File: design/flow/constraint.sdc
create_clock -name core_clock -period 8.47 [get_ports {clk}]
set_input_delay 1.6940 -clock core_clock [delete_from_list [all_inputs] [get_ports {clk}]]
set_output_delay 1.6940 -clock core_clock [all_outputs]
set_load 0.01 [all_outputs]
File: design/flow/config.mk
export PLATFORM = sky130hd
export DESIGN_NAME = MAC_Unit
export DESIGN_NICKNAME = MAC_Unit
export VERILOG_FILES = /design/flow/design.v
export SDC_FILE = /design/flow/constraint.sdc
export NUM_CORES = 4
export LEC_CHECK = 0
export CAP_MARGIN = 20
export CORE_MARGIN = 2
export CORE_UTILIZATION = 72
export CTS_CLUSTER_SIZE = 15
export PLACE_DENSITY = 0.76
export SLEW_MARGIN = 20
File: design/flow/run.sh
#!/bin/bash
# the make line also repeats each setting of config.mk as NAME=value (left out here)
make -C /OpenROAD-flow-scripts/flow DESIGN_CONFIG=/design/flow/config.mk WORK_HOME=/design/flow/orfs CLKGATE_MAP_FILE= finish
File: design/flow/design.v
module MAC_Unit #(parameter WIDTH=32) (
    input logic clk,
    input logic reset,
    input  logic [WIDTH-1:0] a,
    input  logic [WIDTH-1:0] b,
    output logic [WIDTH*2-1:0] result
);
    logic [WIDTH-1:0] a_reg, b_reg;
    logic [WIDTH*2-1:0] mult_result;  
    always_ff@(posedge clk or posedge reset) begin
        if (reset) begin
            a_reg <= '0;
            b_reg <= '0;
            mult_result <= '0;
            result <= '0;
        end else begin
            a_reg <= a;
            b_reg <= b;
            mult_result <= a_reg * b_reg;  
            result <= mult_result + result;  
        end 
    end
endmodule
==> results of run 1 <==
[per-stage QoR]
step	instance area [um^2]	setup TNS [ns]	setup WS, ns
floorplan	42000	0	1.25
global placement	44100	0	0.293
detailed placement	44100	0	0.233
CTS	44700	0	0.191
global route	44800	-0.00909	-0.00909
finish	44800	0	0.340
[area by class of cell]
type | count | area, um^2 | area share
Clock buffer | 17 | 425 | 0.00950
Clock inverter | 14 | 171 | 0.00383
Inverter | 921 | 3460 | 0.0774
Multi-Input combinational cell | 3092 | 32900 | 0.734
Sequential cell | 192 | 4840 | 0.108
Tap cell | 765 | 957 | 0.0214
Timing Repair Buffer | 232 | 2060 | 0.0461
[layer usage]
layer  wire, um  part of all wire  up-vias
met5         16           0.00015        -
met4       7720             0.072        2
met3       7300             0.068      430
met2      53800              0.50     1312
met1      38200              0.36    15499
li1           -                 -    13300
[what timing repair did]
action	in CTS	in global routing
gates resized	0	31
hold endpoints to repair	0	0
setup endpoints to repair	0	7
==> qor.yml, run 1 <==
status:
  status: "finished clean"
global_routing:
  antenna_found_initial: 2
  grtUsageMet3: 0.0553
  grt_pass1_vias: 33044
  grt_pass1_wl_um: 173000
  busiest_layer: "met2"
  use_met1: 0.456
  grt_use_total: 0.377
  grt_remaining_overflow: 0
  use_met2: 0.640
  grt_max_degree: 74
hold_path:
  hold_path_class: "reg -> reg"
  hold_end: "result[0]"
  hold_depth: 1
  min-delay-start: "mult_result[0]"
synth:
  synthFlopType: "dfrtp_1"
  synth_area_mm2: 0.0420
  largest_area_cell: "fa_1"
  ys_area_mm2: 0.0420
  postSynthSeqShare: 0.114
  syn-mean-instance-area_um2: 9.47
  compound_area_frac: 0.0692
  synthTopCellsByCount: "921 x inv_1, 897 x fa_1, 637 x and2_1, 500 x nand2_1, 326 x ha_1"
  yosys.area.top_type_share: 0.428
  synthXorXnorAreaFrac: 0.0259
  synthCells: 4432
  ys_ff: 192
  synth-async-reset-ratio: 1.00
  ys_cells: 4432
  yosysWarnings: 1
  yosys.cell_count.top_type: "inv_1"
  syn_nets: 5721
  fa_ha_area_frac: 0.525
  simple_gate_share: 0.162
  synth.top_cells.by_area: "fa_1 43%, dfrtp_1 11%, ha_1 9.7%"
  synthTopLogicFamily: "adder cells"
  mux_share: 0.000239
  edf_count: 0
  synth_cell_type_count: 76
sta:
  holdWs_ns: 0.484
  worstMarginPinSlew_ns: 0.964
  max-slew-margin-rel: 0.357
  clock_skew_ns: 0.0213
  hold_violations: 0
  post-route-min-period_ns: 8.13
  fmax_ghz: 0.123
  setup_viol_count_final: 0
  period_used_share: 0.960
  report.final.slew_viol_count: 0
floorplan:
  die_area_mm2: 0.0602
  fp_util: 0.727
  dieWidth_um: 245
  die_h_um: 245
  io_pins: 130
  core-area_mm2: 0.0577
  std_cell_rows: 88
route:
  drt_wl_total_um: 107000
  post_drt_wl_per_cell_um: 20.5
  diodes: 0
  drt-pass1-iter-count: 5
  routed_via_density: 5.84
  drt_iter0_drc: 1944
  drc: 0
  drtAntennaViolNets: 0
  num_vias: 30543
clock_tree:
  clockBufferDepth: 2
  clkTransAtPathRegs_ns: 0.09
  cts_tree: "built"
  post-cts-setup-buffers: 0
  clock.latency.late_pin_ns: 0.52
  root_buffer: "clkbuf_16"
  cts_hold_buffers: 0
  htree_levels: 4
  clkSinkCount: 192
  cts_inserted_buffers: 17
setup_path:
  startpoint: "b_reg[18]"
  crit_family: "adder cells"
  cp_max_fo: 18
  endpoint_kind: "register"
  reg2reg_slack_ns: 0.34
  slowest_stage: "dfrtp_1"
  cp-start-kind: "register"
  path_class: "reg -> reg"
  timing.rr.start: "b_reg[18]"
  r2r_cells: 25
  worst-path-stages: 25
  crit_buf_inv: 5
  cp.required_ns: 8.92
  timing.rr.end: "mult_result[63]"
  crit_end: "mult_result[63]"
  cpMostUsedCell: "fa_1"
  arrival_ns: 8.58
  max_stage_delay_ns: 0.74
placed_design:
  dpl.hpwl_um: 87400
  dp.cells: 5202
  gp_congestion: 0.931
  io_buffers: 129
final_layout:
  fin_nets: 5745
  stdcell_count: 5233
  area_growth_pct: 6.71
  num-fill-cells: 4055
  final_util: 0.776
run:
  drv_cap: 0
  warning_count: 27
==> inputs of run 2 (changes only) <==
Settings changed: CAP_MARGIN 20 to 40, CTS_CLUSTER_DIAMETER set to 395, CTS_CLUSTER_SIZE 15 to 42, HOLD_SLACK_MARGIN set to 0.27, PLACE_DENSITY 0.76 to not set, PLACE_DENSITY_LB_ADDON set to 0.01, SETUP_SLACK_MARGIN set to 0.79.
Clock period 8.47 ns to 7.12 ns, I/O delays scaled along.
==> run 2 against run 1 <==
  * Now fails the layout checks on negative setup slack
  * Area after synthesis unchanged
  * Worst setup slack got worse by 1.0 ns
  * Synthesized cell count unchanged
  * Highest routed layer unchanged
==> qor.yml, run 2 <==
status:
  status: "failed layout checks"
  failed_checks: "negative setup slack"
global_routing:
  antenna_found_initial: 5
  grt_use_total: 0.417
  grt_remaining_overflow: 0
  grt_pass1_wl_um: 190000
  grt_pass1_vias: 36128
  grt_max_degree: 59
setup_path:
  crit_family: "adder cells"
  crit_end: "mult_result[58]"
  slowest_stage: "fa_1"
  cp_max_fo: 5
  cpMostUsedCell: "fa_1"
  crit_buf_inv: 10
  worst-path-stages: 29
  cp.required_ns: 7.53
  timing.rr.start: "a_reg[13]"
  startpoint: "a_reg[13]"
  timing.rr.end: "mult_result[58]"
  max_stage_delay_ns: 0.56
  arrival_ns: 8.21
  endpoint_kind: "register"
  cp-start-kind: "register"
  r2r_cells: 29
  reg2reg_slack_ns: -0.68
  path_class: "reg -> reg"
placed_design:
  gp_congestion: 0.990
  dpl_worst_slack_ns: -0.585
  place_area_mm2: 0.0469
  io_buffers: 129
  dpl.hpwl_um: 95600
sta:
  hold_violations: 0
  fmax_ghz: 0.128
  fin_ws_ns: -0.681
  rsz0062_at_grt: "true"
  period_used_share: 1.10
  setup_viol_count_final: 33
  max-slew-margin-rel: 0.489
  worstMarginPinSlew_ns: 0.766
  report.final.slew_viol_count: 0
  clock_skew_ns: 0.0187
  post-route-min-period_ns: 7.80
synth:
  synthXorXnorAreaFrac: 0.0259
  syn-mean-instance-area_um2: 9.47
  synthTopCellsByCount: "921 x inv_1, 897 x fa_1, 637 x and2_1, 500 x nand2_1, 326 x ha_1"
  postSynthSeqShare: 0.114
  synth.top_cells.by_area: "fa_1 43%, dfrtp_1 11%, ha_1 9.7%"
  edf_count: 0
  yosys.cell_count.top_type: "inv_1"
  mux_share: 0.000239
  synth_area_mm2: 0.0420
  simple_gate_share: 0.162
  synthFlopType: "dfrtp_1"
  fa_ha_area_frac: 0.525
  yosysWarnings: 1
  compound_area_frac: 0.0692
  ys_area_mm2: 0.0420
  synthTopLogicFamily: "adder cells"
  yosys.area.top_type_share: 0.428
  syn_nets: 5721
  synth-async-reset-ratio: 1.00
  ys_cells: 4432
  largest_area_cell: "fa_1"
  ys_ff: 192
  synthCells: 4432
  synth_cell_type_count: 76
clock_tree:
  clkSinkCount: 192
  clockBufferDepth: 2
  htree_levels: 4
  cts_hold_buffers: 0
  cts_tree: "built"
  clock.latency.late_pin_ns: 0.53
  clkTransAtPathRegs_ns: 0.10
  root_buffer: "clkbuf_16"
  cts_inserted_buffers: 17
floorplan:
  die_area_mm2: 0.0602
  std_cell_rows: 88
  io_pins: 130
  die_h_um: 245
  core-area_mm2: 0.0577
  dieWidth_um: 245
  fp_util: 0.727
route:
  post_drt_wl_per_cell_um: 22.5
  drt-pass1-iter-count: 6
  drtAntennaViolNets: 0
  num_vias: 33643
  routed_via_density: 6.03
  drc: 0
  drt_iter0_drc: 2705
  drt_wl_total_um: 125000
hold_path:
  hold_depth: 1
  min-delay-start: "mult_result[0]"
  hold_path_class: "reg -> reg"
  hold_end: "result[0]"
final_layout:
  num-fill-cells: 3161
  fin_nets: 6088
  finalInstanceArea_mm2: 0.0493
  area_growth_pct: 17.6
run:
  drv_cap: 0
  warning_count: 29
==> run 2: timing repair <==
action,4_1_cts,5_1_grt
gates resized,186,116
pin swaps,104,110
cloned,1,0
endpoints found under the setup margin,45,46
buffers inserted,42,33
==> run 2: through the flow <==
stage                     hold slack (ns)  instances  utilization  TNS [ns]
final                               0.486       5581        0.855    -13.22
after global routing                0.509       5578        0.855    -20.26
after CTS                           0.488       5543        0.841     -4.02
after detailed placement            0.468       5468        0.812     -8.89
after global placement              0.460       5468        0.812     -6.62
after floorplan                     0.443       4432            -         0
==> run 2: layout make-up <==
type	instances	area (um^2)	area share
clock inverters	14	168	0.00340
flip-flops and latches	192	4830	0.0979
multi-input cells	3092	34000	0.689
well taps	765	957	0.0194
inverters	921	3460	0.0702
diodes	4	10.0	0.000203
clock buffers	18	429	0.00870
repair buffers	575	5480	0.111
==> run 2: routing by layer <==
| layer | track usage | vias up | part of all wire |
|---|---|---|---|
| met5 | 0 | - | 0.00023 |
| li1 | - | 13991 | - |
| met1 | 0.480 | 16918 | 0.33 |
| met2 | 0.691 | 1891 | 0.49 |
| met4 | 0.324 | 4 | 0.10 |
| met3 | 0.0808 | 839 | 0.082 |
==> inputs of run 3 (changes only) <==
Settings changed: CAP_MARGIN 40 to 35, CELL_PAD_IN_SITES_GLOBAL_PLACEMENT set to 0, CORE_ASPECT_RATIO set to 0.91, CTS_CLUSTER_DIAMETER 395 to 354, GPL_ROUTABILITY_DRIVEN set to 1, GPL_TIMING_DRIVEN set to 1, HOLD_SLACK_MARGIN 0.27 to 0.3, MAX_ROUTING_LAYER set to met4, MIN_ROUTING_LAYER set to met1, PLACE_DENSITY_LB_ADDON 0.01 to not set, SETUP_SLACK_MARGIN 0.79 to 0.62.
Clock period 7.12 ns to 6.77 ns, I/O delays scaled along.
==> run 3 against run 2 <==
  * The layout still fails its checks (negative setup slack)
  * Worst setup slack got worse by 0.23 ns
  * Non-clock buffer count up 8
  * Area after synthesis is the same
  * Fmax is 1.5% higher
  * Sequential share of layout area is essentially flat
  * Critical endpoint is now mult_result[63]
  * First-iteration DRC count down 3.7%
  * Highest routed layer is now met4
  * Die size hardly changed
  * Synthesized cell count unchanged
  * Clock skew grew 0.0065 ns
==> qor.yml, run 3 <==
setup_path:
  path_class: "reg -> reg"
  cp_max_fo: 6
  cpMostUsedCell: "fa_1"
  startpoint: "a_reg[14]"
  crit_end: "mult_result[63]"
  endpoint_kind: "register"
  slowest_stage: "fa_2"
  reg2reg_slack_ns: -0.91
  worst-path-stages: 27
  timing.rr.end: "mult_result[63]"
  crit_buf_inv: 8
  crit_family: "adder cells"
  timing.rr.start: "a_reg[14]"
  cp-start-kind: "register"
  arrival_ns: 8.11
  max_stage_delay_ns: 0.64
  r2r_cells: 27
  cp.required_ns: 7.20
synth:
  synth_area_mm2: 0.0420
  ys_ff: 192
  yosysWarnings: 1
  synthTopLogicFamily: "adder cells"
  postSynthSeqShare: 0.114
  syn_nets: 5721
  ys_area_mm2: 0.0420
  synthXorXnorAreaFrac: 0.0259
  largest_area_cell: "fa_1"
  synth-async-reset-ratio: 1.00
  yosys.cell_count.top_type: "inv_1"
  fa_ha_area_frac: 0.525
  simple_gate_share: 0.162
  compound_area_frac: 0.0692
  edf_count: 0
  synthCells: 4432
  mux_share: 0.000239
  synth_cell_type_count: 76
  synthTopCellsByCount: "921 x inv_1, 897 x fa_1, 637 x and2_1, 500 x nand2_1, 326 x ha_1"
  synthFlopType: "dfrtp_1"
  yosys.area.top_type_share: 0.428
  synth.top_cells.by_area: "fa_1 43%, dfrtp_1 11%, ha_1 9.7%"
  syn-mean-instance-area_um2: 9.47
  ys_cells: 4432
sta:
  rsz0062_at_grt: "true"
  hold_violations: 0
  post-route-min-period_ns: 7.68
  worstMarginPinSlew_ns: 0.827
  fin_ws_ns: -0.913
  max-slew-margin-rel: 0.448
  period_used_share: 1.13
  report.final.slew_viol_count: 0
  totalNegativeSetupSlack_ns: -20.47
  fmax_ghz: 0.130
  clock_skew_ns: 0.0252
  setup_viol_count_final: 37
floorplan:
  fp_util: 0.727
  io_pins: 130
  core-area_mm2: 0.0577
  dieWidth_um: 257
  die_area_mm2: 0.0602
  std_cell_rows: 84
  die_h_um: 234
clock_tree:
  cts_hold_buffers: 0
  clockBufferDepth: 2
  clkTransAtPathRegs_ns: 0.08
  cts_inserted_buffers: 17
  cts_tree: "built"
  clock.latency.late_pin_ns: 0.52
  root_buffer: "clkbuf_16"
  htree_levels: 4
  clkSinkCount: 192
global_routing:
  grt_remaining_overflow: 0
  grt_pass1_vias: 35531
  grt_max_degree: 65
  antenna_found_initial: 1
  grt_use_total: 0.410
  grt_pass1_wl_um: 184000
placed_design:
  dpl.hpwl_um: 92600
  dp.cells: 5498
  dpl_worst_slack_ns: -0.874
  io_buffers: 129
  gp_congestion: 0.969
route:
  drtAntennaViolNets: 0
  drt-pass1-iter-count: 8
  drt_iter0_drc: 2604
  drc: 0
  drt_wl_total_um: 117000
  routed_via_density: 5.86
  num_vias: 32781
  post_drt_wl_per_cell_um: 21.0
status:
  failed_checks: "negative setup slack"
  status: "failed layout checks"
hold_path:
  hold_end: "result[0]"
  hold_depth: 1
  min-delay-start: "mult_result[0]"
  hold_path_class: "reg -> reg"
final_layout:
  area_growth_pct: 17.6
  stdcell_count: 5595
  fin_nets: 6096
run:
  warning_count: 31
  drv_cap: 0
[run 3: layout make-up]
class	instances	area, um^2
clock buffer	19	443
timing repair buffer	583	5530
inverter	921	3460
antenna	1	2.50
sequential	192	4820
fill	3122	8330
clock inverter	13	165
multi-input combinational	3092	34000
tap	774	968
[run 3: through the flow]
stage	utilization	cell area, um^2	hold WS [ns]
2_1_floorplan	-	42300	0.443
3_3_place_gp	0.816	47100	0.459
3_5_place_dp	0.816	47100	0.465
4_1_cts	0.842	48600	0.490
5_1_grt	0.856	49400	0.517
6_report	0.856	49400	0.487
[run 3: per-layer routing]
layer,global-route usage,up-vias,wire length [um]
met5,-,-,0
met4,0.240,0,8470
met3,0.0602,557,8840
met2,0.674,1705,58400
met1,0.489,16511,41600
li1,-,14008,-
[run 3: timing repair]
action | in CTS | in global routing
buffers inserted | 35 | 26
cloned | 1 | 1
gates resized | 139 | 134
endpoints found under the setup margin | 48 | 49
pin swaps | 69 | 83
==> inputs of run 4 (changes only) <==
Settings changed: CELL_PAD_IN_SITES_GLOBAL_PLACEMENT 0 to 1, CORE_ASPECT_RATIO 0.91 to 1.28, CORE_MARGIN 2 to 7, CORE_UTILIZATION 72 to 24, CTS_CLUSTER_DIAMETER 354 to 277, CTS_CLUSTER_SIZE 42 to 97, HOLD_SLACK_MARGIN 0.3 to 0.25, MAX_ROUTING_LAYER met4 to met5, PLACE_DENSITY set to 0.95, SETUP_SLACK_MARGIN 0.62 to not set, SLEW_MARGIN 20 to 0, TNS_END_PERCENT set to 10.
Clock period 6.77 ns to 8.31 ns, I/O delays scaled along.
==> run 4 against run 3 <==
  * The run now finishes clean
  * Final cell count grew 21%
  * Area after synthesis is the same
  * Synthesized cell count is the same
  * Register-to-register slack gained 1.2 ns
  * Worst setup slack gained 1.2 ns
  * Worst hold slack lost 0.016 ns
  * Fmax shrank 4.3%
  * First-iteration DRC count shrank 29%
  * Clock-buffer cell count grew 1
  * Design area shrank 5.2%
  * Largest cell class unchanged
==> qor.yml, run 4 <==
global_routing:
  grt_pass1_wl_um: 184000
  grt_pass1_vias: 33812
  grtUsageMet3: 0.0237
  grt_max_degree: 98
  busiest_layer: "met2"
  use_met1: 0.145
  use_met2: 0.219
  grt_remaining_overflow: 0
  grt_use_total: 0.124
  antenna_found_initial: 24
route:
  num_vias: 30393
  drt-pass1-iter-count: 5
  post_drt_wl_per_cell_um: 17.1
  drt_iter0_drc: 1850
  drc: 0
  drt_wl_total_um: 115000
  routed_via_density: 4.51
  drtAntennaViolNets: 0
setup_path:
  endpoint_kind: "register"
  startpoint: "a_reg[10]"
  max_stage_delay_ns: 0.58
  timing.rr.start: "a_reg[10]"
  crit_end: "mult_result[62]"
  arrival_ns: 8.46
  cp.required_ns: 8.74
  cpMostUsedCell: "fa_1"
  slowest_stage: "dfrtp_1"
  crit_chain: "buf_4, buf_4, nand2_1, fa_1, inv_1, fa_1, fa_1, fa_1, fa_1, fa_1, fa_1, inv_1, fa_1, inv_1, ha_1, and3_1, nand2_1, or2_1, nor4_1, buf_4, a2111oi_4, o41ai_2, a311oi_2, xnor2_1"
  timing.rr.end: "mult_result[62]"
  crit_buf_inv: 6
  reg2reg_slack_ns: 0.29
  crit_family: "adder cells"
  path_class: "reg -> reg"
  cp-start-kind: "register"
  worst-path-stages: 24
  cp_max_fo: 12
  r2r_cells: 24
placed_design:
  gp_congestion: 0.902
  dpl.hpwl_um: 98800
  io_buffers: 129
synth:
  synthTopCellsByCount: "921 x inv_1, 897 x fa_1, 637 x and2_1, 500 x nand2_1, 326 x ha_1"
  yosys.cell_count.top_type: "inv_1"
  postSynthSeqShare: 0.114
  synth_area_mm2: 0.0420
  yosys.area.top_type_share: 0.428
  ys_area_mm2: 0.0420
  synthXorXnorAreaFrac: 0.0259
  synth.top_cells.by_area: "fa_1 43%, dfrtp_1 11%, ha_1 9.7%"
  ys_cells: 4432
  syn-mean-instance-area_um2: 9.47
  edf_count: 0
  fa_ha_area_frac: 0.525
  synthFlopType: "dfrtp_1"
  yosysWarnings: 1
  compound_area_frac: 0.0692
  synthTopLogicFamily: "adder cells"
  simple_gate_share: 0.162
  synthCells: 4432
  ys_ff: 192
  largest_area_cell: "fa_1"
  syn_nets: 5721
  synth-async-reset-ratio: 1.00
  mux_share: 0.000239
  synth_cell_type_count: 76
sta:
  clock_skew_ns: 0.0212
  max-slew-margin-rel: 0.280
  setup_viol_count_final: 0
  worstMarginPinSlew_ns: 1.07
  period_used_share: 0.966
  post-route-min-period_ns: 8.02
  fmax_ghz: 0.125
  rsz0062_at_grt: "true"
  hold_violations: 0
  report.final.slew_viol_count: 0
hold_path:
  hold_path_class: "reg -> reg"
  min-delay-start: "mult_result[0]"
  hold_end: "result[0]"
  hold_depth: 1
floorplan:
  die_h_um: 487
  core-area_mm2: 0.174
  fp_util: 0.242
  std_cell_rows: 173
  dieWidth_um: 384
  io_pins: 130
  die_area_mm2: 0.187
final_layout:
  combGateArea_mm2: 0.0329
  num-fill-cells: 18193
  register_area_mm2: 0.00484
  area_growth_pct: 11.5
  final_util: 0.269
  fin_nets: 5746
clock_tree:
  cts.repair.resized: 0
  root_buffer: "clkbuf_16"
  clkTransAtPathRegs_ns: 0.09
  cts_hold_buffers: 0
  clkSinkCount: 192
  clockBufferDepth: 2
  clock.latency.late_pin_ns: 0.55
  cts_tree: "built"
  post-cts-setup-buffers: 0
  cts_inserted_buffers: 17
  htree_levels: 4
run:
  drv_cap: 0
  warning_count: 27
status:
  status: "finished clean"
[run 4: per-stage QoR]
stage / worst slack (ns) / TNS [ns] / instance area, um^2 / cells / hold slack [ns]
CTS: 0.0112 / 0 / 46700 / 6743 / 0.475
floorplan: 1.09 / 0 / 42000 / 4432 / 0.443
finish: 0.285 / 0 / 46800 / 6746 / 0.471
detailed placement: 0.109 / 0 / 46100 / 6712 / 0.456
global placement: 0.213 / 0 / 46100 / 6712 / 0.448
global route: -0.0205 / -0.0381 / 46800 / 6745 / 0.491
[run 4: per-layer routing]
metal / up-vias / part of all wire
met4: 2 / 0.050
met5: - / 0.00011
met2: 994 / 0.51
li1: 13293 / -
met1: 15809 / 0.38
met3: 295 / 0.060
[run 4: layout make-up]
cell class,count,share of cell area
clock buffers,20,0.00955
inverters,921,0.0741
multi-input cells,3092,0.703
flip-flops and latches,192,0.103
repair buffers,233,0.0466
clock inverters,11,0.00259
well taps,2275,0.0609
diodes,2,0.000107
==> inputs of run 5 (changes only) <==
Settings changed: CAP_MARGIN 35 to 20, CELL_PAD_IN_SITES_GLOBAL_PLACEMENT 1 to not set, CORE_ASPECT_RATIO 1.28 to not set, CORE_MARGIN 7 to 2, CORE_UTILIZATION 24 to 70, CTS_CLUSTER_DIAMETER 277 to 305, CTS_CLUSTER_SIZE 97 to 42, GPL_ROUTABILITY_DRIVEN 1 to not set, GPL_TIMING_DRIVEN 1 to not set, HOLD_SLACK_MARGIN 0.25 to not set, MAX_ROUTING_LAYER met5 to not set, MIN_ROUTING_LAYER met1 to not set, PLACE_DENSITY 0.95 to not set, SLEW_MARGIN 0 to 20, TNS_END_PERCENT 10 to not set.
Clock period 8.31 ns to 7.43 ns, I/O delays scaled along.
==> run 5 against run 4 <==
  * The layout now fails its checks (negative setup slack)
  * Register-to-register slack got worse by 0.43 ns
  * Final cell count decreased by 18%
  * Via count increased by 5.5%
  * Worst setup slack got worse by 0.43 ns
  * Synthesized cell count unchanged
  * Clock skew increased by 0.0036 ns
  * Critical path type unchanged
  * Global-route usage increased by 27 points
==> qor.yml, run 5 <==
status:
  failed_checks: "negative setup slack"
  status: "failed layout checks"
placed_design:
  dpl.hpwl_um: 93500
  io_buffers: 129
  dp.cells: 5427
  gp_congestion: 0.953
hold_path:
  hold_path_class: "reg -> reg"
  hold_end: "result[0]"
  min-delay-start: "mult_result[0]"
  hold_depth: 1
sta:
  max-slew-margin-rel: 0.405
  period_used_share: 1.02
  report.final.slew_viol_count: 0
  fin_ws_ns: -0.140
  worstMarginPinSlew_ns: 0.893
  totalNegativeSetupSlack_ns: -0.459
  post-route-min-period_ns: 7.57
  holdWs_ns: 0.471
  rsz0062_at_grt: "true"
  fmax_ghz: 0.132
  hold_violations: 0
  clock_skew_ns: 0.0248
  setup_viol_count_final: 7
synth:
  fa_ha_area_frac: 0.525
  synth.top_cells.by_area: "fa_1 43%, dfrtp_1 11%, ha_1 9.7%"
  largest_area_cell: "fa_1"
  yosys.cell_count.top_type: "inv_1"
  yosys.area.top_type_share: 0.428
  syn-mean-instance-area_um2: 9.47
  ys_cells: 4432
  ys_area_mm2: 0.0420
  synthTopLogicFamily: "adder cells"
  synthXorXnorAreaFrac: 0.0259
  ys_ff: 192
  syn_nets: 5721
  postSynthSeqShare: 0.114
  compound_area_frac: 0.0692
  synthCells: 4432
  yosysWarnings: 1
  synthTopCellsByCount: "921 x inv_1, 897 x fa_1, 637 x and2_1, 500 x nand2_1, 326 x ha_1"
  synth_area_mm2: 0.0420
  synthFlopType: "dfrtp_1"
  edf_count: 0
  simple_gate_share: 0.162
  synth_cell_type_count: 76
  mux_share: 0.000239
  synth-async-reset-ratio: 1.00
setup_path:
  crit_buf_inv: 8
  cp.required_ns: 7.84
  startpoint: "a_reg[11]"
  slowest_stage: "fa_2"
  crit_end: "mult_result[60]"
  r2r_cells: 27
  cp_max_fo: 6
  endpoint_kind: "register"
  worst-path-stages: 27
  timing.rr.end: "mult_result[60]"
  reg2reg_slack_ns: -0.14
  crit_family: "adder cells"
  max_stage_delay_ns: 0.58
  cp-start-kind: "register"
  cpMostUsedCell: "fa_1"
  path_class: "reg -> reg"
  arrival_ns: 7.98
  timing.rr.start: "a_reg[11]"
floorplan:
  io_pins: 130
  dieWidth_um: 249
  die_area_mm2: 0.0619
  die_h_um: 249
  fp_util: 0.710
  core-area_mm2: 0.0591
  std_cell_rows: 89
global_routing:
  grt_pass1_wl_um: 185000
  grt_remaining_overflow: 0
  grt_use_total: 0.389
  grt_pass1_vias: 34658
  grt_max_degree: 78
  antenna_found_initial: 0
route:
  post_drt_wl_per_cell_um: 21.0
  drt_iter0_drc: 2279
  diodes: 0
  drt-pass1-iter-count: 5
  routed_via_density: 5.81
  drt_wl_total_um: 116000
  drc: 0
  drtAntennaViolNets: 0
  num_vias: 32078
clock_tree:
  clockBufferDepth: 2
  htree_levels: 4
  root_buffer: "clkbuf_16"
  clkTransAtPathRegs_ns: 0.09
  clkSinkCount: 192
  cts_tree: "built"
  cts_inserted_buffers: 17
  clock.latency.late_pin_ns: 0.53
final_layout:
  fin_nets: 6022
  stdcell_count: 5519
  area_growth_pct: 15.3
  num-fill-cells: 3694
run:
  warning_count: 30
  drv_cap: 0
run 5: timing repair:
item | 4_1_cts | 5_1_grt
hold buffers | 0 | 0
resized | 100 | 158
endpoints found under the setup margin | 16 | 25
gates cloned | 0 | 3
setup buffers | 27 | 35
pin swaps | 67 | 109
run 5: final cells by class:
type                            count  area (um^2)  area share
Sequential cell                   192         4820      0.0997
Clock inverter                     14          190     0.00393
Multi-Input combinational cell   3092        33600       0.695
Inverter                          921         3460      0.0716
Clock buffer                       18          429     0.00887
Tap cell                          773          967      0.0200
Timing Repair Buffer              509         4880       0.101
run 5: stage by stage:
step                      instance area [um^2]  setup slack [ns]  utilization
after global routing                     48400            -0.350        0.818
final                                    48400            -0.140        0.818
after global placement                   46300            -0.196        0.783
after floorplan                          42000             0.214            -
after detailed placement                 46300            -0.288        0.783
after CTS                                47500           -0.0714        0.804
run 5: routing by layer:
metal / part of all wire / routed length (um) / GRT usage
met5: 0 / 0 / 0
met4: 0.065 / 7580 / 0.217
met3: 0.079 / 9120 / 0.0696
met2: 0.49 / 57300 / 0.650
met1: 0.36 / 41900 / 0.485
==> inputs of run 6 (changes only) <==
Settings changed: ABC_AREA set to 1, CORE_ASPECT_RATIO set to 0.5, CORE_UTILIZATION 70 to 72, CTS_CLUSTER_DIAMETER 305 to 379, CTS_CLUSTER_SIZE 42 to 100, PLACE_DENSITY set to 0.37, SETUP_SLACK_MARGIN set to 1.22, TNS_END_PERCENT set to 15.
Clock period 7.43 ns to 4.49 ns, I/O delays scaled along.
==> run 6 against run 5 <==
  * The run now fails in global routing
  * Die size grew 8.8%
  * Area after synthesis is 12% higher
  * Synthesized cell count up 47%
==> qor.yml, run 6 <==
status:
  status: "stopped before the end"
  stop_stage: "global routing"
  firstError: "[ERROR GRT-0116] Global routing finished with congestion. Check the congestion regions in the DRC Viewer."
synth:
  synthCells: 6504
  yosysWarnings: 1
  ys_cells: 6504
  ys_area_mm2: 0.0469
  compound_area_frac: 0.0116
  largest_area_cell: "fa_1"
  synth_cell_type_count: 23
  synthFlopType: "dfrtp_1"
  synthXorXnorAreaFrac: 0.0127
  synthTopCellsByCount: "2176 x nand2_1, 2126 x inv_1, 897 x fa_1, 326 x ha_1, 208 x nor2_1"
  synth-async-reset-ratio: 1.00
  yosys.area.top_type_share: 0.383
  ys_ff: 192
  syn_nets: 7793
  mux_share: 0
  edf_count: 0
  fa_ha_area_frac: 0.470
  synth.top_cells.by_area: "fa_1 38%, nand2_1 17%, inv_1 17%"
  yosys.cell_count.top_type: "nand2_1"
  synth_area_mm2: 0.0469
  simple_gate_share: 0.218
  syn-mean-instance-area_um2: 7.22
  postSynthSeqShare: 0.102
  synthTopLogicFamily: "adder cells"
floorplan:
  die_h_um: 185
  die_area_mm2: 0.0674
  fp_util: 0.725
  dieWidth_um: 365
  core-area_mm2: 0.0647
  std_cell_rows: 66
  io_pins: 130
clock_tree:
  cts_inserted_buffers: 17
  clockBufferDepth: 2
  htree_levels: 4
  root_buffer: "clkbuf_16"
  clkSinkCount: 192
global_routing:
  grt_remaining_overflow: 38
  grt_use_total: 0.686
placed_design:
  dpl.hpwl_um: 138000
  dp.cells: 7700
  io_buffers: 129
  gp_congestion: 1.12
[run 6: through the flow]
| step | cell area (um^2) | hold slack, ns | setup WS, ns |
|---|---|---|---|
| after floorplan | 47200 | 0.443 | -1.52 |
| after global placement | 52400 | 0.484 | -2.27 |
| after detailed placement | 52400 | 0.494 | -2.43 |
| after CTS | 54700 | 0.515 | -2.16 |
[run 6: layer usage]
layer / track usage / GRT overflow
met1: 0.697 / 1
met2: 0.875 / 16
met3: 0.511 / 1
met4: 0.631 / 19
met5: 0.303 / 1
[run 6: timing repair]
| action | in CTS |
|---|---|
| endpoints found under the setup margin | 60 |
| hold buffers | 0 |
| pin swaps | 61 |
| setup buffers | 17 |
| gates cloned | 5 |
| gates resized | 305 |
==> inputs of run 7 (changes only) <==
Settings changed: ABC_AREA 1 to not set, CAP_MARGIN 20 to 30, CORE_ASPECT_RATIO 0.5 to not set, CTS_CLUSTER_DIAMETER 379 to not set, CTS_CLUSTER_SIZE 100 to not set, HOLD_SLACK_MARGIN set to 0.29, PLACE_DENSITY 0.37 to not set, PLACE_DENSITY_LB_ADDON set to 0.01, SETUP_SLACK_MARGIN 1.22 to 0.61, TNS_END_PERCENT 15 to not set.
Clock period 4.49 ns to 7.05 ns, I/O delays scaled along.
==> run 7 against run 6 <==
  * The layout now fails its checks (negative setup slack)
  * Die size decreased by 11%
  * Synthesized cell count decreased by 32%
  * Area after synthesis decreased by 11%
==> qor.yml, run 7 <==
setup_path:
  worst-path-stages: 26
  max_stage_delay_ns: 0.54
  cp.required_ns: 7.46
  crit_end: "mult_result[60]"
  cpMostUsedCell: "fa_1"
  cp_max_fo: 10
  path_class: "reg -> reg"
  slowest_stage: "fa_1"
  timing.rr.end: "mult_result[60]"
  r2r_cells: 26
  cp-start-kind: "register"
  timing.rr.start: "a_reg[11]"
  endpoint_kind: "register"
  crit_family: "adder cells"
  arrival_ns: 8.04
  startpoint: "a_reg[11]"
  reg2reg_slack_ns: -0.59
  crit_buf_inv: 6
synth:
  synthTopLogicFamily: "adder cells"
  edf_count: 0
  yosys.cell_count.top_type: "inv_1"
  synth-async-reset-ratio: 1.00
  synthFlopType: "dfrtp_1"
  syn-mean-instance-area_um2: 9.47
  synth.top_cells.by_area: "fa_1 43%, dfrtp_1 11%, ha_1 9.7%"
  compound_area_frac: 0.0692
  syn_nets: 5721
  synthXorXnorAreaFrac: 0.0259
  yosysWarnings: 1
  yosys.area.top_type_share: 0.428
  synthCells: 4432
  mux_share: 0.000239
  ys_ff: 192
  largest_area_cell: "fa_1"
  fa_ha_area_frac: 0.525
  ys_area_mm2: 0.0420
  synthTopCellsByCount: "921 x inv_1, 897 x fa_1, 637 x and2_1, 500 x nand2_1, 326 x ha_1"
  postSynthSeqShare: 0.114
  ys_cells: 4432
  synth_area_mm2: 0.0420
  synth_cell_type_count: 76
  simple_gate_share: 0.162
route:
  dr_wl_met2_um: 59700
  met1_length_um: 40000
  drt_wl_total_um: 117000
  post_drt_wl_per_cell_um: 21.1
  drc: 0
  drt-pass1-iter-count: 7
  drtAntennaViolNets: 0
  route.met3.wl_um: 8130
  num_vias: 32456
  drt_iter0_drc: 2514
  routed_via_density: 5.85
  highest_layer: "met4"
hold_path:
  hold_end: "result[0]"
  hold_depth: 1
  min-delay-start: "mult_result[0]"
  hold_path_class: "reg -> reg"
clock_tree:
  clkTransAtPathRegs_ns: 0.11
  clkSinkCount: 192
  root_buffer: "clkbuf_16"
  cts_inserted_buffers: 17
  clockBufferDepth: 2
  htree_levels: 4
  cts_hold_buffers: 0
  cts_tree: "built"
  clock.latency.late_pin_ns: 0.54
global_routing:
  grt_remaining_overflow: 0
  grt_use_total: 0.400
  grt_pass1_wl_um: 184000
  antenna_found_initial: 4
  grt_pass1_vias: 35300
  grt_max_degree: 68
final_layout:
  area_growth_pct: 16.5
  num-fill-cells: 3238
  fin_nets: 6051
  stdcell_count: 5546
  finalInstanceArea_mm2: 0.0489
sta:
  fmax_ghz: 0.131
  setup_viol_count_final: 34
  worstMarginPinSlew_ns: 0.790
  fin_ws_ns: -0.586
  max-slew-margin-rel: 0.474
  clock_skew_ns: 0.0344
  holdWs_ns: 0.482
  hold_violations: 0
  report.final.slew_viol_count: 0
  rsz0062_at_grt: "true"
  period_used_share: 1.08
  post-route-min-period_ns: 7.64
placed_design:
  io_buffers: 129
  place_area_mm2: 0.0469
  dpl.hpwl_um: 93100
  gp_congestion: 0.954
  dp.cells: 5461
run:
  warning_count: 29
  drv_cap: 0
status:
  status: "failed layout checks"
  failed_checks: "negative setup slack"
floorplan:
  std_cell_rows: 88
  core-area_mm2: 0.0577
  fp_util: 0.727
  dieWidth_um: 245
  die_area_mm2: 0.0602
  io_pins: 130
  die_h_um: 245
-- run 7: cell type report --
class | instances | area, um^2 | area share
multi-input cells | 3092 | 33800 | 0.692
inverters | 921 | 3460 | 0.0708
well taps | 765 | 957 | 0.0196
clock inverters | 13 | 120 | 0.00246
clock buffers | 19 | 433 | 0.00885
flip-flops and latches | 192 | 4830 | 0.0988
diodes | 6 | 15.0 | 0.000307
repair buffers | 538 | 5240 | 0.107
-- run 7: stage by stage --
| stage | setup TNS [ns] | worst slack [ns] | utilization |
|---|---|---|---|
| floorplan | 0 | 0.107 | - |
| global placement | -6.82 | -0.523 | 0.812 |
| detailed placement | -8.63 | -0.609 | 0.812 |
| CTS | -6.31 | -0.473 | 0.832 |
| global route | -16.21 | -0.771 | 0.847 |
| finish | -10.91 | -0.586 | 0.848 |
-- run 7: metal layers --
metal  GRT usage  vias up
met5           0        -
met4       0.263        0
met3      0.0625      513
met2       0.685     1531
met1       0.471    16507
li1            -    13905
-- run 7: timing repair --
| action | 4_1_cts | 5_1_grt |
|---|---|---|
| gates cloned | 1 | 1 |
| setup buffers | 20 | 24 |
| endpoints found under the setup margin | 45 | 47 |
| pin swaps | 36 | 75 |
| resized | 121 | 159 |
==> inputs of run 8 (changes only) <==
Settings changed: CAP_MARGIN 30 to 35, CELL_PAD_IN_SITES_GLOBAL_PLACEMENT set to 1, CORE_ASPECT_RATIO set to 1.28, CORE_MARGIN 2 to 7, CORE_UTILIZATION 72 to 37, CTS_CLUSTER_DIAMETER set to 277, CTS_CLUSTER_SIZE set to 97, GPL_ROUTABILITY_DRIVEN set to 1, GPL_TIMING_DRIVEN set to 1, HOLD_SLACK_MARGIN 0.29 to not set, MAX_ROUTING_LAYER set to met4, MIN_ROUTING_LAYER set to met1, PLACE_DENSITY set to 0.41, PLACE_DENSITY_LB_ADDON 0.01 to not set, SETUP_SLACK_MARGIN 0.61 to not set, SLEW_MARGIN 20 to 15, TNS_END_PERCENT set to 10.
Clock period 7.05 ns to 8.31 ns, I/O delays scaled along.
==> run 8 against run 7 <==
  * The run now finishes clean
  * First-iteration DRC count fell by 52%
  * Via count fell by 11%
  * Design area fell by 5.5%
  * Utilization fell by 44 points
  * Critical path depth fell by 1
  * Worst setup slack improved by 0.95 ns
  * Clock skew fell by 0.00066 ns
  * Worst hold slack improved by 0.0029 ns
  * Register-to-register slack improved by 0.95 ns
  * Fmax fell by 3.9%
  * Final cell count rose by 8.2%
  * Non-clock buffer count fell by 255
==> qor.yml, run 8 <==
status:
  status: "finished clean"
synth:
  yosysWarnings: 1
  largest_area_cell: "fa_1"
  synth.top_cells.by_area: "fa_1 43%, dfrtp_1 11%, ha_1 9.7%"
  synth_area_mm2: 0.0420
  postSynthSeqShare: 0.114
  synthFlopType: "dfrtp_1"
  edf_count: 0
  yosys.area.top_type_share: 0.428
  synthTopLogicFamily: "adder cells"
  synth-async-reset-ratio: 1.00
  compound_area_frac: 0.0692
  ys_area_mm2: 0.0420
  syn_nets: 5721
  ys_ff: 192
  ys_cells: 4432
  fa_ha_area_frac: 0.525
  synth_cell_type_count: 76
  mux_share: 0.000239
  synthCells: 4432
  simple_gate_share: 0.162
  yosys.cell_count.top_type: "inv_1"
  syn-mean-instance-area_um2: 9.47
  synthXorXnorAreaFrac: 0.0259
  synthTopCellsByCount: "921 x inv_1, 897 x fa_1, 637 x and2_1, 500 x nand2_1, 326 x ha_1"
setup_path:
  cp.required_ns: 8.75
  timing.rr.start: "a_reg[18]"
  path_class: "reg -> reg"
  cp-start-kind: "register"
  r2r_cells: 25
  timing.rr.end: "mult_result[59]"
  crit_buf_inv: 6
  max_stage_delay_ns: 0.57
  reg2reg_slack_ns: 0.36
  arrival_ns: 8.39
  startpoint: "a_reg[18]"
  endpoint_kind: "register"
  crit_family: "adder cells"
  cpMostUsedCell: "fa_1"
  worst-path-stages: 25
  slowest_stage: "fa_1"
  cp_max_fo: 13
  crit_end: "mult_result[59]"
global_routing:
  grt_pass1_vias: 32275
  antenna_found_initial: 5
  grt_remaining_overflow: 0
  grt_use_total: 0.215
  grt_pass1_wl_um: 198000
  grt_max_degree: 100
clock_tree:
  cts_hold_buffers: 0
  cts_tree: "built"
  clkSinkCount: 192
  clock.latency.late_pin_ns: 0.55
  cts.repair.resized: 0
  post-cts-setup-buffers: 0
  clockBufferDepth: 2
  htree_levels: 4
  clkTransAtPathRegs_ns: 0.09
  cts_inserted_buffers: 17
  root_buffer: "clkbuf_16"
final_layout:
  area_growth_pct: 10.1
  fin_nets: 5796
  final_util: 0.411
sta:
  report.final.slew_viol_count: 0
  post-route-min-period_ns: 7.95
  period_used_share: 0.957
  fmax_ghz: 0.126
  clock_skew_ns: 0.0338
  totalNegativeSetupSlack_ns: 0
  max-slew-margin-rel: 0.433
  setup_viol_count_final: 0
  hold_violations: 0
  worstMarginPinSlew_ns: 0.851
  rsz0062_at_grt: "false"
route:
  drc: 0
  drtAntennaViolNets: 0
  post_drt_wl_per_cell_um: 21.1
  drt-pass1-iter-count: 5
  drt_iter0_drc: 1195
  num_vias: 28809
  drt_wl_total_um: 127000
  routed_via_density: 4.80
hold_path:
  hold_depth: 1
  hold_path_class: "reg -> reg"
  min-delay-start: "mult_result[0]"
  hold_end: "result[0]"
floorplan:
  core-area_mm2: 0.112
  die_area_mm2: 0.123
  fp_util: 0.373
  dieWidth_um: 312
  std_cell_rows: 139
  die_h_um: 395
  io_pins: 130
placed_design:
  io_buffers: 129
  gp_congestion: 0.809
  dpl.hpwl_um: 108000
run:
  warning_count: 28
  drv_cap: 0
[run 8: routing by layer]
metal  track usage  vias up  share of wire
met5             -        -              0
met4        0.0344        0          0.011
met3        0.0271       56          0.030
met2         0.348      351           0.48
met1         0.296    14996           0.48
li1              -    13406              -
[run 8: cell type report]
cell class | instances | area [um^2]
multi-input combinational | 3092 | 32900
timing repair buffer | 283 | 2640
clock buffer | 19 | 443
inverter | 921 | 3460
tap | 1480 | 1850
antenna | 3 | 7.51
clock inverter | 13 | 124
sequential | 192 | 4820
fill | 11469 | 66100
[run 8: stage by stage]
stage / hold slack, ns / worst slack [ns] / std cells / area, um^2
2_1_floorplan: 0.443 / 1.09 / 4432 / 42000
3_5_place_dp: 0.460 / 0.131 / 5967 / 45600
6_report: 0.485 / 0.361 / 6003 / 46200
5_1_grt: 0.508 / 0.00868 / 6002 / 46200
3_3_place_gp: 0.447 / 0.216 / 5966 / 45600
4_1_cts: 0.484 / 0.101 / 5999 / 46200
==> inputs of run 9 (changes only) <==
Settings changed: CAP_MARGIN 35 to 20, CELL_PAD_IN_SITES_GLOBAL_PLACEMENT 1 to not set, CORE_ASPECT_RATIO 1.28 to not set, CORE_MARGIN 7 to 2, CORE_UTILIZATION 37 to 72, CTS_CLUSTER_DIAMETER 277 to not set, CTS_CLUSTER_SIZE 97 to 16, GPL_ROUTABILITY_DRIVEN 1 to not set, GPL_TIMING_DRIVEN 1 to not set, MAX_ROUTING_LAYER met4 to not set, MIN_ROUTING_LAYER met1 to not set, PLACE_DENSITY 0.41 to not set, SETUP_SLACK_MARGIN set to -0.43, SLEW_MARGIN 15 to 20, TNS_END_PERCENT 10 to not set.
Clock period 8.31 ns to 7.36 ns, I/O delays scaled along.
==> run 9 against run 8 <==
  * The layout now fails its checks (negative setup slack)
  * Via count rose by 11%
  * Utilization rose by 41 points
  * Design area rose by 2.9%
  * Global-route usage rose by 18 points
  * Sequential share of layout area fell by 0.27 points
  * Non-clock buffer count rose by 195
  * First-iteration DRC count rose by 110%
  * Critical path depth rose by 1
  * Largest cell class unchanged
  * Highest routed layer is now met5
==> qor.yml, run 9 <==
setup_path:
  cpMostUsedCell: "fa_1"
  startpoint: "b_reg[9]"
  r2r_cells: 26
  path_class: "reg -> reg"
  worst-path-stages: 26
  crit_family: "adder cells"
  endpoint_kind: "register"
  arrival_ns: 8.11
  timing.rr.start: "b_reg[9]"
  reg2reg_slack_ns: -0.31
  cp_max_fo: 12
  crit_end: "mult_result[63]"
  cp-start-kind: "register"
  max_stage_delay_ns: 0.61
  timing.rr.end: "mult_result[63]"
  cp.required_ns: 7.80
  slowest_stage: "fa_2"
  crit_buf_inv: 6
synth:
  mux_share: 0.000239
  synthXorXnorAreaFrac: 0.0259
  yosys.area.top_type_share: 0.428
  synthCells: 4432
  synth-async-reset-ratio: 1.00
  syn-mean-instance-area_um2: 9.47
  fa_ha_area_frac: 0.525
  ys_cells: 4432
  synth.top_cells.by_area: "fa_1 43%, dfrtp_1 11%, ha_1 9.7%"
  simple_gate_share: 0.162
  ys_area_mm2: 0.0420
  synth_cell_type_count: 76
  largest_area_cell: "fa_1"
  synth_area_mm2: 0.0420
  synthTopLogicFamily: "adder cells"
  compound_area_frac: 0.0692
  synthFlopType: "dfrtp_1"
  yosysWarnings: 1
  yosys.cell_count.top_type: "inv_1"
  synthTopCellsByCount: "921 x inv_1, 897 x fa_1, 637 x and2_1, 500 x nand2_1, 326 x ha_1"
  ys_ff: 192
  postSynthSeqShare: 0.114
  syn_nets: 5721
  edf_count: 0
sta:
  rsz0062_at_grt: "true"
  hold_violations: 0
  max-slew-margin-rel: 0.419
  post-route-min-period_ns: 7.67
  clock_skew_ns: 0.0313
  fin_ws_ns: -0.306
  period_used_share: 1.04
  setup_viol_count_final: 19
  fmax_ghz: 0.130
  report.final.slew_viol_count: 0
  worstMarginPinSlew_ns: 0.872
  holdWs_ns: 0.479
clock_tree:
  cts_inserted_buffers: 17
  cts_tree: "built"
  clkSinkCount: 192
  cts_hold_buffers: 0
  clock.latency.late_pin_ns: 0.53
  clockBufferDepth: 2
  htree_levels: 4
  clkTransAtPathRegs_ns: 0.10
  root_buffer: "clkbuf_16"
floorplan:
  io_pins: 130
  core-area_mm2: 0.0577
  die_area_mm2: 0.0602
  dieWidth_um: 245
  std_cell_rows: 88
  fp_util: 0.727
  die_h_um: 245
route:
  drt-pass1-iter-count: 6
  drt_iter0_drc: 2563
  routed_via_density: 5.83
  drc: 0
  post_drt_wl_per_cell_um: 20.7
  num_vias: 31987
  drtAntennaViolNets: 0
  drt_wl_total_um: 113000
global_routing:
  grt_max_degree: 81
  antenna_found_initial: 6
  grt_use_total: 0.396
  grt_pass1_vias: 34610
  grt_remaining_overflow: 0
  grt_pass1_wl_um: 182000
hold_path:
  hold_path_class: "reg -> reg"
  hold_depth: 1
  hold_end: "result[0]"
  min-delay-start: "mult_result[0]"
placed_design:
  gp_congestion: 0.975
  place_area_mm2: 0.0465
  dpl_worst_slack_ns: -0.484
  dp.cells: 5436
  dpl.hpwl_um: 93200
  io_buffers: 129
run:
  drv_cap: 0
  warning_count: 30
final_layout:
  stdcell_count: 5482
  area_growth_pct: 13.3
  final_util: 0.824
  num-fill-cells: 3591
  finalInstanceArea_mm2: 0.0476
  fin_nets: 5991
status:
  failed_checks: "negative setup slack"
  status: "failed layout checks"
-- run 9: layout make-up --
| cell class | count | area, um^2 | area share |
|---|---|---|---|
| multi-input cells | 3092 | 33100 | 0.697 |
| flip-flops and latches | 192 | 4830 | 0.102 |
| repair buffers | 478 | 4550 | 0.0957 |
| inverters | 921 | 3460 | 0.0728 |
| well taps | 765 | 957 | 0.0201 |
| clock buffers | 17 | 425 | 0.00894 |
| clock inverters | 15 | 188 | 0.00395 |
| diodes | 2 | 5.00 | 0.000105 |
-- run 9: per-stage QoR --
stage | setup TNS [ns]
after global routing | -9.47
after detailed placement | -5.40
after global placement | -3.75
final | -2.73
after floorplan | 0
after CTS | -4.81
-- run 9: routing by layer --
layer  global-route usage  up-vias  routed length [um]
met1                0.489    16138               40100
met3               0.0769      522                9430
met2                0.660     1524               55600
li1                     -    13795                   -
met4                0.219        8                7990
met5                    0        -                  53
-- run 9: timing repair --
item | 4_1_cts | 5_1_grt
resized | 2 | 88
endpoints found under the setup margin | 5 | 16
pin swaps | 0 | 66
setup buffers | 0 | 25
==> inputs of run 10 (changes only) <==
Settings changed: ABC_AREA set to 1, CAP_MARGIN 20 to 35, CELL_PAD_IN_SITES_DETAIL_PLACEMENT set to 1, CELL_PAD_IN_SITES_GLOBAL_PLACEMENT set to 3, CORE_ASPECT_RATIO set to 1.28, CORE_MARGIN 2 to 10, CORE_UTILIZATION 72 to 52, CTS_CLUSTER_DIAMETER set to 354, CTS_CLUSTER_SIZE 16 to 29, GPL_ROUTABILITY_DRIVEN set to 0, GPL_TIMING_DRIVEN set to 1, HOLD_SLACK_MARGIN set to -0.02, MAX_ROUTING_LAYER set to met5, MIN_ROUTING_LAYER set to met2, PLACE_DENSITY_LB_ADDON set to 0.01, SETUP_SLACK_MARGIN -0.43 to 1.01, SLEW_MARGIN 20 to 40, TNS_END_PERCENT set to 80.
Clock period 7.36 ns to 10.1 ns, I/O delays scaled along.
==> run 10 against run 9 <==
  * Area after synthesis up 12%
  * Synthesized cell count up 47%
  * Die size up 71%
  * The run now fails in global placement without I/O
==> qor.yml, run 10 <==
synth:
  synthCells: 6504
  yosysWarnings: 1
  fa_ha_area_frac: 0.470
  compound_area_frac: 0.0116
  synth.top_cells.by_area: "fa_1 38%, nand2_1 17%, inv_1 17%"
  synth-async-reset-ratio: 1.00
  synthXorXnorAreaFrac: 0.0127
  ys_area_mm2: 0.0469
  mux_share: 0
  edf_count: 0
  postSynthSeqShare: 0.102
  ys_cells: 6504
  synthFlopType: "dfrtp_1"
  synthTopLogicFamily: "adder cells"
  simple_gate_share: 0.218
  ys_ff: 192
  largest_area_cell: "fa_1"
  yosys.area.top_type_share: 0.383
  yosys.cell_count.top_type: "nand2_1"
  syn_nets: 7793
  synthTopCellsByCount: "2176 x nand2_1, 2126 x inv_1, 897 x fa_1, 326 x ha_1, 208 x nor2_1"
  synth_cell_type_count: 23
  synth_area_mm2: 0.0469
  syn-mean-instance-area_um2: 7.22
status:
  stop_stage: "global placement without I/O"
  firstError: "[ERROR FLW-0024] Place density exceeds 1.0 (current PLACE_DENSITY_LB_ADDON =  0.01). Please check if the value of  PLACE_DENSITY_LB_ADDON is between 0 and 0.99."
  status: "stopped before the end"
floorplan:
  dieWidth_um: 286
  std_cell_rows: 124
  die_h_um: 360
  die_area_mm2: 0.103
  core-area_mm2: 0.0894
  fp_util: 0.525
==> inputs of run 11 (changes only) <==
Settings changed: ABC_AREA 1 to not set, CAP_MARGIN 35 to 30, CELL_PAD_IN_SITES_DETAIL_PLACEMENT 1 to not set, CELL_PAD_IN_SITES_GLOBAL_PLACEMENT 3 to not set, CORE_ASPECT_RATIO 1.28 to not set, CORE_MARGIN 10 to 2, CORE_UTILIZATION 52 to 72, CTS_CLUSTER_DIAMETER 354 to not set, CTS_CLUSTER_SIZE 29 to not set, GPL_ROUTABILITY_DRIVEN 0 to not set, GPL_TIMING_DRIVEN 1 to not set, HOLD_SLACK_MARGIN -0.02 to not set, MAX_ROUTING_LAYER met5 to not set, MIN_ROUTING_LAYER met2 to not set, SETUP_SLACK_MARGIN 1.01 to -0.39, SLEW_MARGIN 40 to 20, TNS_END_PERCENT 80 to not set.
Clock period 10.1 ns to 4.94 ns, I/O delays scaled along.
==> run 11 against run 10 <==
  * Now fails the layout checks on negative setup slack
  * Synthesized cell count fell by 32%
  * Die size down 41%
  * Area after synthesis fell by 11%
==> qor.yml, run 11 <==
synth:
  synthXorXnorAreaFrac: 0.0259
  mux_share: 0.000239
  synth-async-reset-ratio: 1.00
  postSynthSeqShare: 0.114
  syn-mean-instance-area_um2: 9.47
  yosys.cell_count.top_type: "inv_1"
  yosys.area.top_type_share: 0.428
  ys_ff: 192
  synth.top_cells.by_area: "fa_1 43%, dfrtp_1 11%, ha_1 9.7%"
  synthFlopType: "dfrtp_1"
  synthCells: 4432
  yosysWarnings: 1
  fa_ha_area_frac: 0.525
  synth_area_mm2: 0.0420
  synth_cell_type_count: 76
  synthTopCellsByCount: "921 x inv_1, 897 x fa_1, 637 x and2_1, 500 x nand2_1, 326 x ha_1"
  edf_count: 0
  ys_cells: 4432
  largest_area_cell: "fa_1"
  compound_area_frac: 0.0692
  simple_gate_share: 0.162
  synthTopLogicFamily: "adder cells"
  ys_area_mm2: 0.0420
  syn_nets: 5721
global_routing:
  antenna_found_initial: 4
  grt_remaining_overflow: 0
  grt_max_degree: 103
  grt_pass1_wl_um: 190000
  grt_pass1_vias: 36722
  grt_use_total: 0.416
sta:
  fin_ws_ns: -3.06
  max-slew-margin-rel: 0.451
  setup_viol_count_final: 56
  totalNegativeSetupSlack_ns: -125.52
  clock_skew_ns: 0.0282
  fmax_ghz: 0.125
  hold_violations: 0
  post-route-min-period_ns: 8.00
  report.final.slew_viol_count: 0
  period_used_share: 1.62
  rsz0062_at_grt: "true"
  holdWs_ns: 0.496
  worstMarginPinSlew_ns: 0.813
setup_path:
  slowest_stage: "fa_1"
  crit_buf_inv: 5
  cp_max_fo: 14
  cp-start-kind: "register"
  crit_end: "mult_result[59]"
  endpoint_kind: "register"
  path_class: "reg -> reg"
  startpoint: "b_reg[8]"
  timing.rr.start: "b_reg[8]"
  max_stage_delay_ns: 0.74
  cpMostUsedCell: "fa_1"
  cp.required_ns: 5.38
  crit_family: "adder cells"
  r2r_cells: 25
  arrival_ns: 8.43
  reg2reg_slack_ns: -3.06
  worst-path-stages: 25
  timing.rr.end: "mult_result[59]"
floorplan:
  die_area_mm2: 0.0602
  fp_util: 0.727
  std_cell_rows: 88
  io_pins: 130
  core-area_mm2: 0.0577
  dieWidth_um: 245
  die_h_um: 245
hold_path:
  min-delay-start: "mult_result[0]"
  hold_end: "result[0]"
  hold_depth: 1
  hold_path_class: "reg -> reg"
placed_design:
  dp.cells: 5524
  gp_congestion: 0.976
  dpl.hpwl_um: 93200
  io_buffers: 129
clock_tree:
  clkSinkCount: 192
  clock.latency.late_pin_ns: 0.53
  htree_levels: 4
  cts_tree: "built"
  cts_inserted_buffers: 17
  clockBufferDepth: 2
  clkTransAtPathRegs_ns: 0.09
  root_buffer: "clkbuf_16"
route:
  post_drt_wl_per_cell_um: 23.3
  drt-pass1-iter-count: 6
  drt_iter0_drc: 3186
  num_vias: 34533
  routed_via_density: 6.11
  drtAntennaViolNets: 0
  drc: 0
  drt_wl_total_um: 131000
status:
  status: "failed layout checks"
  failed_checks: "negative setup slack"
run:
  drv_cap: 0
  warning_count: 33
final_layout:
  stdcell_count: 5651
  register_area_mm2: 0.00484
  area_growth_pct: 19.9
  combGateArea_mm2: 0.0343
  fin_nets: 6159
  num-fill-cells: 2925
[run 11: final cells by class]
class	instances	share of cell area
Multi-Input combinational cell	3092	0.682
Clock buffer	18	0.00853
Tap cell	765	0.0190
Inverter	921	0.0688
Timing Repair Buffer	646	0.122
Clock inverter	13	0.00346
Sequential cell	192	0.0962
Antenna cell	4	0.000199
[run 11: per-layer routing]
metal	wire length [um]	track usage	vias to the layer above
li1	-	-	14129
met1	42200	0.481	17278
met2	64000	0.714	2228
met3	12500	0.0667	890
met4	12600	0.285	8
met5	129	0	-
[run 11: through the flow]
stage           util  setup slack (ns)  area, um^2
2_1_floorplan      -             -2.00       42400
3_3_place_gp   0.823             -2.62       47500
3_5_place_dp   0.823             -2.75       47500
4_1_cts        0.856             -2.53       49400
5_1_grt        0.872             -3.29       50300
6_report       0.872             -3.06       50300
[run 11: timing repair]
item / in CTS / in global routing
endpoints found under the setup margin: 55 / 55
pin swaps: 153 / 107
buffers inserted: 63 / 44
gates resized: 222 / 164
gates cloned: 2 / 0
hold buffers: 0 / 0
==> inputs of run 12 (changes only) <==
Settings changed: CAP_MARGIN 30 to 35, CELL_PAD_IN_SITES_GLOBAL_PLACEMENT set to 0, CORE_ASPECT_RATIO set to 1.28, CTS_CLUSTER_DIAMETER set to 354, CTS_CLUSTER_SIZE set to 35, GPL_ROUTABILITY_DRIVEN set to 1, GPL_TIMING_DRIVEN set to 1, HOLD_SLACK_MARGIN set to 0.29, MAX_ROUTING_LAYER set to met4, MIN_ROUTING_LAYER set to met1, PLACE_DENSITY set to 0.39, PLACE_DENSITY_LB_ADDON 0.01 to not set, SETUP_SLACK_MARGIN -0.39 to 1.01, SLEW_MARGIN 20 to 40.
Clock period 4.94 ns to 4.43 ns, I/O delays scaled along.
==> run 12 against run 11 <==
  * The layout still fails its checks (negative setup slack)
  * Clock-buffer cell count stayed put
  * Design area shrank 0.62%
  * Final cell count decreased by 0.65%
  * Critical endpoint unchanged
  * Utilization shrank 0.89 points
==> qor.yml, run 12 <==
sta:
  holdWs_ns: 0.536
  clock_skew_ns: 0.0275
  setup_viol_count_final: 57
  worstMarginPinSlew_ns: 0.563
  hold_violations: 0
  period_used_share: 1.70
  fmax_ghz: 0.133
  report.final.slew_viol_count: 0
  post-route-min-period_ns: 7.54
  max-slew-margin-rel: 0.624
  fin_ws_ns: -3.11
  rsz0062_at_grt: "true"
  totalNegativeSetupSlack_ns: -136.35
synth:
  synth.top_cells.by_area: "fa_1 43%, dfrtp_1 11%, ha_1 9.7%"
  yosys.area.top_type_share: 0.428
  compound_area_frac: 0.0692
  postSynthSeqShare: 0.114
  synth-async-reset-ratio: 1.00
  largest_area_cell: "fa_1"
  syn_nets: 5721
  ys_cells: 4432
  yosys.cell_count.top_type: "inv_1"
  ys_area_mm2: 0.0420
  synthTopCellsByCount: "921 x inv_1, 897 x fa_1, 637 x and2_1, 500 x nand2_1, 326 x ha_1"
  synthXorXnorAreaFrac: 0.0259
  edf_count: 0
  synth_cell_type_count: 76
  yosysWarnings: 1
  syn-mean-instance-area_um2: 9.47
  synthCells: 4432
  synthTopLogicFamily: "adder cells"
  simple_gate_share: 0.162
  ys_ff: 192
  synthFlopType: "dfrtp_1"
  synth_area_mm2: 0.0420
  fa_ha_area_frac: 0.525
  mux_share: 0.000239
clock_tree:
  clkSinkCount: 192
  clock.latency.late_pin_ns: 0.52
  cts_tree: "built"
  clkTransAtPathRegs_ns: 0.10
  clockBufferDepth: 2
  htree_levels: 4
  cts_inserted_buffers: 17
  root_buffer: "clkbuf_16"
run:
  warning_count: 31
  drv_cap: 0
setup_path:
  crit_family: "adder cells"
  max_stage_delay_ns: 0.58
  crit_end: "mult_result[59]"
  cp.required_ns: 4.86
  endpoint_kind: "register"
  arrival_ns: 7.98
  timing.rr.start: "b_reg[2]"
  slowest_stage: "fa_1"
  worst-path-stages: 28
  cp-start-kind: "register"
  startpoint: "b_reg[2]"
  reg2reg_slack_ns: -3.11
  cpMostUsedCell: "fa_1"
  r2r_cells: 28
  cp_max_fo: 14
  crit_buf_inv: 8
  timing.rr.end: "mult_result[59]"
  path_class: "reg -> reg"
placed_design:
  dpl_worst_slack_ns: -3.12
  dpl.hpwl_um: 93600
  io_buffers: 129
  gp_congestion: 0.997
floorplan:
  std_cell_rows: 100
  dieWidth_um: 217
  fp_util: 0.724
  die_h_um: 277
  io_pins: 130
  die_area_mm2: 0.0602
  core-area_mm2: 0.0579
global_routing:
  grt_pass1_wl_um: 181000
  grt_pass1_vias: 35783
  grt_remaining_overflow: 0
  grt_use_total: 0.401
  antenna_found_initial: 1
  grt_max_degree: 66
route:
  routed_via_density: 5.85
  drt_wl_total_um: 118000
  drc: 0
  drtAntennaViolNets: 0
  num_vias: 32839
  drt_iter0_drc: 2943
  post_drt_wl_per_cell_um: 21.1
  drt-pass1-iter-count: 7
status:
  failed_checks: "negative setup slack"
  status: "failed layout checks"
hold_path:
  min-delay-start: "mult_result[0]"
  hold_depth: 1
  hold_path_class: "reg -> reg"
  hold_end: "result[0]"
final_layout:
  fin_nets: 6123
  final_util: 0.863
  combGateArea_mm2: 0.0345
  area_growth_pct: 19.2
  num-fill-cells: 3094
  register_area_mm2: 0.00483
[run 12: final cells by class]
| type | count | share of cell area |
|---|---|---|
| Antenna cell | 2 | 0.000100 |
| Clock buffer | 18 | 0.00858 |
| Clock inverter | 14 | 0.00338 |
| Inverter | 921 | 0.0692 |
| Multi-Input combinational cell | 3092 | 0.689 |
| Sequential cell | 192 | 0.0966 |
| Tap cell | 765 | 0.0191 |
| Timing Repair Buffer | 610 | 0.114 |
[run 12: per-stage QoR]
step	cell area (um^2)	std cells
final	50000	5614
after global routing	50000	5613
after CTS	48700	5578
after detailed placement	47500	5528
after global placement	47500	5528
after floorplan	42500	4432
[run 12: routing by layer]
metal	vias up	GRT usage	wire, um
met5	-	-	0
met2	1822	0.652	58600
met1	16545	0.509	44300
met3	414	0.0808	11100
li1	14058	-	-
met4	0	0.126	4430
[run 12: timing repair]
| action | CTS | global route |
|---|---|---|
| pin swaps | 28 | 105 |
| setup endpoints to repair | 64 | 70 |
| hold buffers | 0 | 0 |
| cloned | 0 | 1 |
| resized | 105 | 208 |
| setup buffers | 18 | 33 |
